==> flow/design.v (excerpt) <==
module fifo(input wire clk,reset,wr,rd, input wire[15:0] d_in, output wire full,empty, output wire[15:0] d_out);
Size in the first run: ~1400 cells after synthesis, ~280 flip-flops, about 38 I/O pins, ~12000 sq um of cells after synthesis.
Settings: LEC_CHECK=0, CAP_MARGIN=15, CORE_MARGIN=2, CORE_UTILIZATION=72, CTS_CLUSTER_SIZE=32, HOLD_SLACK_MARGIN=0.29, PLACE_DENSITY_LB_ADDON=0.28, SETUP_SLACK_MARGIN=-0.27, SLEW_MARGIN=20; clock period 2.73 ns.
run.sh (not shown) runs the stock make flow with config.mk's settings and CLKGATE_MAP_FILE=.
The first run finished but fails on setup timing.
Rerun with:
Settings changed: CAP_MARGIN 15 to 20, CORE_UTILIZATION 72 to 40, CTS_CLUSTER_SIZE 32 to default, HOLD_SLACK_MARGIN 0.29 to default, PLACE_DENSITY from default to 0.6, PLACE_DENSITY_LB_ADDON 0.28 to default, SETUP_SLACK_MARGIN -0.27 to default.
Clock period 2.73 ns to 4.49 ns, I/O delays scaled along.
Outcome: The changed run ran to the end with no violations; design area went down by a few percent; sequential power falls by well over a third; utilization is lower by 40 points; worst setup slack improves by 0.72 ns; register-to-register slack improves by 1.3 ns; combinational power is lower by well over a third.
Rerun with:
Settings changed: CORE_UTILIZATION 40 to 68, CTS_CLUSTER_SIZE from default to 31.
Clock period 4.49 ns to 3.59 ns, I/O delays scaled along.
=> The changed run produced a clean layout. Cell area is unchanged. Routed wire length decreases by 3.6%. Worst hold slack is about the same.
Rerun with:
Settings changed: CORE_UTILIZATION 68 to 69, CTS_CLUSTER_SIZE 31 to 32, PLACE_DENSITY 0.6 to default.
Clock period 3.59 ns to 2.79 ns, I/O delays scaled along.
=> With this change the flow completed, yet does not pass: setup timing. First-iteration DRC count rises by 28%. Power rises by about 33%. Worst setup slack degrades by 0.61 ns. Global-route usage rises by 2.9 points. Final area rises by 8.5%. Synthesized cell count does not change. Hold slack degrades by 0.052 ns. Die area falls by about 1.4%. Wire length rises by 9.3%. Utilization rises by 8.7 points.
Rerun with:
Settings changed: CORE_UTILIZATION 69 to 70, CTS_CLUSTER_SIZE 32 to 25, PLACE_DENSITY from default to 0.6.
Clock period 2.79 ns to 3.46 ns, I/O delays scaled along.
What happened: This time the run completed without violations; setup slack improves by 0.54 ns; design area goes down by about 8%; cell count shrinks by 2.2%.
Rerun with:
Settings changed: ABC_AREA from default to 1, CTS_CLUSTER_SIZE 25 to 31, PLACE_DENSITY 0.6 to default, SETUP_SLACK_MARGIN from default to 0.74.
Clock period 3.46 ns to 2.8 ns, I/O delays scaled along.
=> This time the run aborted during clock tree synthesis; die area went up by about 14%; area after synthesis came out higher by 14%; synthesized cell count went up by about 50%.

========
The RTL this note starts from:
==> flow/design.v <==
module invert (input wire i, output wire o);
   assign o = !i;
endmodule
module and2 (input wire i0, i1, output wire o);
  assign o = i0 & i1;
endmodule
module or2 (input wire i0, i1, output wire o);
  assign o = i0 | i1;
endmodule
module xor2 (input wire i0, i1, output wire o);
  assign o = i0 ^ i1;
endmodule
module and3 (input wire i0, i1, i2, output wire o);
   wire t;
   and2 and2_0 (i0, i1, t);
   and2 and2_1 (i2, t, o);
endmodule
module or3 (input wire i0, i1, i2, output wire o);
   wire t;
   or2 or2_0 (i0, i1, t);
   or2 or2_1 (i2, t, o);
endmodule
module xor3 (input wire i0, i1, i2, output wire o);
   wire t;
   xor2 xor2_0 (i0, i1, t);
   xor2 xor2_1 (i2, t, o);
endmodule
module and5(input wire i0, i1, i2, i3, i4, output wire o);
  wire t1;
  and3 a1(i0,i1,i2,t1);
  and3 a2(i3,i4,t1,o);
endmodule
module or5(input wire i0, i1, i2, i3, i4, output wire o);
  wire t1;
  or3 o1(i0,i1,i2,t1);
  or3 o2(i3,i4,t1,o);
endmodule
module mux2 (input wire i0, i1, j, output wire o);
  assign o = (j==0)?i0:i1;
endmodule
module mux4 (input wire [0:3] i, input wire j1, j0, output wire o);
  wire  t0, t1;
  mux2 mux2_0 (i[0], i[1], j0, t0);
  mux2 mux2_1 (i[2], i[3], j0, t1);
  mux2 mux2_2 (t0, t1, j1, o);
endmodule
module mux8 (input wire [0:7] i, input wire j2, j1, j0, output wire o);
  wire  t0, t1;
  mux4 mux4_0 (i[0:3], j1, j0, t0);
  mux4 mux4_1 (i[4:7], j1, j0, t1);
  mux2 mux2_0 (t0, t1, j2, o);
endmodule
module mux16 (input wire [0:15] i, input wire j3, j2, j1, j0, output wire o);
  wire  t0, t1;
  mux8 mux8_0 (i[0:7], j2, j1, j0, t0);
  mux8 mux8_1 (i[8:15], j2, j1, j0, t1);
  mux2 mux2_0 (t0, t1, j3, o);
endmodule
module demux2 (input wire i, j, output wire o0, o1);
  assign o0 = (j==0)?i:1'b0;
  assign o1 = (j==1)?i:1'b0;
endmodule
module demux4 (input wire i, input wire j1, j0, output wire [0:3] o);
  wire  t0, t1;
  demux2 demux2_0 (i, j1, t0, t1);
  demux2 demux2_1 (t0, j0, o[0], o[1]);
  demux2 demux2_2 (t1, j0, o[2], o[3]);
endmodule
module demux8 (input wire i, j2, j1, j0, output wire [0:7] o);
  wire  t0, t1;
  demux2 demux2_0 (i, j2, t0, t1);
  demux4 demux4_0 (t0, j1, j0, o[0:3]);
  demux4 demux4_1 (t1, j1, j0, o[4:7]);
endmodule
module demux16 (input wire i, j3, j2, j1, j0, output wire [0:15] o);
  wire  t0, t1;
  demux2 demux2_0 (i, j3, t0, t1);
  demux8 demux4_0 (t0, j2, j1, j0, o[0:7]);
  demux8 demux4_1 (t1, j2, j1, j0, o[8:15]);
endmodule
module df (input wire clk, in, output wire out);
  reg df_out;
  always@(posedge clk) df_out <= in;
  assign out = df_out;
endmodule
module dfr (input wire clk, reset, in, output wire out);
  wire reset_, df_in;
  invert invert_0 (reset, reset_);
  and2 and2_0 (in, reset_, df_in);
  df df_0 (clk, df_in, out);
endmodule
module dfr16 (input wire clk,reset, input wire [15:0] in, output wire [15:0] out);
  dfr d0(clk,reset, in[0], out[0]);
  dfr d1(clk,reset, in[1], out[1]);
  dfr d2(clk,reset, in[2], out[2]);
  dfr d3(clk,reset, in[3], out[3]);
  dfr d4(clk,reset, in[4], out[4]);
  dfr d5(clk,reset, in[5], out[5]);
  dfr d6(clk,reset, in[6], out[6]);
  dfr d7(clk,reset, in[7], out[7]);
  dfr d8(clk,reset, in[8], out[8]);
  dfr d9(clk,reset, in[9], out[9]);
  dfr d10(clk,reset, in[10], out[10]);
  dfr d11(clk,reset, in[11], out[11]);
  dfr d12(clk,reset, in[12], out[12]);
  dfr d13(clk,reset, in[13], out[13]);
  dfr d14(clk,reset, in[14], out[14]);
  dfr d15(clk,reset, in[15], out[15]);
endmodule
module dfrl (input wire clk, reset, load, in, output wire out);
  wire _in;
  mux2 mux2_0(out, in, load, _in);
  dfr dfr_1(clk, reset, _in, out);
endmodule
module ha(input wire i0, i1, output wire sum, cout);
  xor2 _i0(i0, i1, sum);
  and2 _i1(i0, i1, cout);
endmodule
module fa (input wire i0, i1, cin, output wire sum, cout);
   wire t0, t1, t2;
   xor3 _i0 (i0, i1, cin, sum);
   and2 _i1 (i0, i1, t0);
   and2 _i2 (i1, cin, t1);
   and2 _i3 (cin, i0, t2);
   or3 _i4 (t0, t1, t2, cout);
endmodule
module addsub (input wire addsub, i0, i1, cin, output wire sumdiff, cout);
  wire t;
  fa _i0 (i0, t, cin, sumdiff, cout);
  xor2 _i1 (i1, addsub, t);
endmodule
module bin_counter(input wire clk, reset, in, output wire[3:0] out);
    wire[3:0] t0,t1;
    dfrl d0(clk,reset,in,t0[0],out[0]);
    dfrl d1(clk,reset,in,t0[1],out[1]);
    dfrl d2(clk,reset,in,t0[2],out[2]);
    dfrl d3(clk,reset,in,t0[3],out[3]);
    ha h0(out[0],in,t0[0],t1[0]);
    ha h1(out[1],t1[0],t0[1],t1[1]);
    ha h2(out[2],t1[1],t0[2],t1[2]);
    ha h3(out[3],t1[2],t0[3],t1[3]);
endmodule
module reg_file_slice (input wire clk, reset, wr, rd, input wire [3:0] rd_addr, wr_addr, input wire d_in, output wire d_out);
	wire [0:15] t1,t2;
	wire t3;
	demux16 dm1(wr, wr_addr[3], wr_addr[2], wr_addr[1], wr_addr[0], t1);
	dfrl d0 (clk,reset,t1[0] ,d_in,t2[0]);
	dfrl d1 (clk,reset,t1[1] ,d_in,t2[1]);
	dfrl d2 (clk,reset,t1[2] ,d_in,t2[2]);
	dfrl d3 (clk,reset,t1[3] ,d_in,t2[3]);
	dfrl d4 (clk,reset,t1[4] ,d_in,t2[4]);
	dfrl d5 (clk,reset,t1[5] ,d_in,t2[5]);
	dfrl d6 (clk,reset,t1[6] ,d_in,t2[6]);
	dfrl d7 (clk,reset,t1[7] ,d_in,t2[7]);
	dfrl d8 (clk,reset,t1[8] ,d_in,t2[8]);
	dfrl d9 (clk,reset,t1[9] ,d_in,t2[9]);
	dfrl d10(clk,reset,t1[10],d_in,t2[10]);
	dfrl d11(clk,reset,t1[11],d_in,t2[11]);
	dfrl d12(clk,reset,t1[12],d_in,t2[12]);
	dfrl d13(clk,reset,t1[13],d_in,t2[13]);
	dfrl d14(clk,reset,t1[14],d_in,t2[14]);
    dfrl d15(clk,reset,t1[15],d_in,t2[15]);
	mux16 m1(t2, rd_addr[3], rd_addr[2], rd_addr[1], rd_addr[0], t3);
	and2 a1(t3, rd, d_out);
endmodule
module full_empty(input wire[3:0] front,rear, output wire full, empty);
	wire [3:0] t,out;
	wire t1,t2;
	addsub as1(1, front[0], rear[0], 1, out[0], t[0]);
	addsub as2(1, front[1], rear[1], t[0], out[1], t[1]);
	addsub as3(1, front[2], rear[2], t[1], out[2], t[2]);
	addsub as4(1, front[3], rear[3], t[2], out[3], t[3]);
	invert i1(t[3],t1);
	and5 a1(out[0],out[1],out[2],out[3],1'b1,full);
	or5 o1(out[0],out[1],out[2],out[3],t1,t2);
	invert i2(t2,empty);
endmodule
module memory(input wire clk, reset, wr, rd, input wire[3:0] wr_addr, rd_addr, input wire[15:0] d_in, output wire[15:0] d_out);
	reg_file_slice r0 (clk,reset,wr,rd,rd_addr,wr_addr,d_in[0], d_out[0]);
	reg_file_slice r1 (clk,reset,wr,rd,rd_addr,wr_addr,d_in[1], d_out[1]);
	reg_file_slice r2 (clk,reset,wr,rd,rd_addr,wr_addr,d_in[2], d_out[2]);
	reg_file_slice r3 (clk,reset,wr,rd,rd_addr,wr_addr,d_in[3], d_out[3]);
	reg_file_slice r4 (clk,reset,wr,rd,rd_addr,wr_addr,d_in[4], d_out[4]);
	reg_file_slice r5 (clk,reset,wr,rd,rd_addr,wr_addr,d_in[5], d_out[5]);
	reg_file_slice r6 (clk,reset,wr,rd,rd_addr,wr_addr,d_in[6], d_out[6]);
	reg_file_slice r7 (clk,reset,wr,rd,rd_addr,wr_addr,d_in[7], d_out[7]);
	reg_file_slice r8 (clk,reset,wr,rd,rd_addr,wr_addr,d_in[8], d_out[8]);
	reg_file_slice r9 (clk,reset,wr,rd,rd_addr,wr_addr,d_in[9], d_out[9]);
	reg_file_slice r10(clk,reset,wr,rd,rd_addr,wr_addr,d_in[10],d_out[10]);
	reg_file_slice r11(clk,reset,wr,rd,rd_addr,wr_addr,d_in[11],d_out[11]);
	reg_file_slice r12(clk,reset,wr,rd,rd_addr,wr_addr,d_in[12],d_out[12]);
	reg_file_slice r13(clk,reset,wr,rd,rd_addr,wr_addr,d_in[13],d_out[13]);
	reg_file_slice r14(clk,reset,wr,rd,rd_addr,wr_addr,d_in[14],d_out[14]);
	reg_file_slice r15(clk,reset,wr,rd,rd_addr,wr_addr,d_in[15],d_out[15]);
endmodule
module fifo(input wire clk,reset,wr,rd, input wire[15:0] d_in, output wire full,empty, output wire[15:0] d_out);
	wire[3:0] front,rear;
	wire[15:0] t;
	wire front_inc,rear_inc,full_,empty_;
	full_empty f0(front,rear,full,empty);
	invert i0(full,full_);
	invert i1(empty,empty_);
	and2 a1(wr,full_,front_inc);
	bin_counter bc0(clk,reset,front_inc,front);
	and2 a2(rd,empty_,rear_inc);
	bin_counter bc1(clk,reset,rear_inc,rear);
	memory m0(clk, reset, front_inc, rear_inc, front, rear, d_in, t);
	dfr16 d0(clk, reset, t, d_out);
endmodule
clock: 2.52 ns
lec_check: 0
abc_area: 1
cap_margin: 20
core_margin: 2
core_utilization: 68
cts_cluster_diameter: 359
place_density: 0.6
slew_margin: 20
The first run ran to the end with violations: setup timing.
Edit:
- CORE_UTILIZATION: 68 -> 70
- CTS_CLUSTER_DIAMETER: 359 -> unset
- PLACE_DENSITY: 0.6 -> unset
- clock period: 2.52 -> 2.8 ns (I/O delays scaled with it)
Now the flow stopped in global routing with ODB-0269.
Die size shrinks by a few percent.
Area after synthesis is unchanged.
Synthesized cell count does not change.
Edit:
- ABC_AREA: 1 -> unset
- CORE_UTILIZATION: 70 -> 40
- PLACE_DENSITY: unset -> 0.6
- clock period: 2.8 -> 5.0 ns (I/O delays scaled with it)
Outcome: With this change the flow passed the timing, DRC and antenna checks; die area increases by well over a third; area after synthesis fell by roughly a tenth; synthesized cell count came out lower by a quarter to a third.
Edit:
- ABC_AREA: unset -> 1
- CELL_PAD_IN_SITES_DETAIL_PLACEMENT: unset -> 1
- CORE_ASPECT_RATIO: unset -> 1.71
- CORE_MARGIN: 2 -> 3
- CORE_UTILIZATION: 40 -> 24
- CTS_CLUSTER_SIZE: unset -> 37
- GPL_ROUTABILITY_DRIVEN: unset -> 0
- MIN_ROUTING_LAYER: unset -> met2
- PLACE_DENSITY: 0.6 -> unset
- PLACE_DENSITY_LB_ADDON: unset -> 0.05
- TNS_END_PERCENT: unset -> 60
After rerunning:
- first-iteration DRC count went up by well over a third
- design area went up by about a fifth
- power went up by a quarter to a third
- die size went up by well over a third
- worst setup slack gains 0.090 ns
- maximum frequency went up by a few percent
- register-to-register slack loses 0.12 ns
Power and IR drop assume default switching activity.
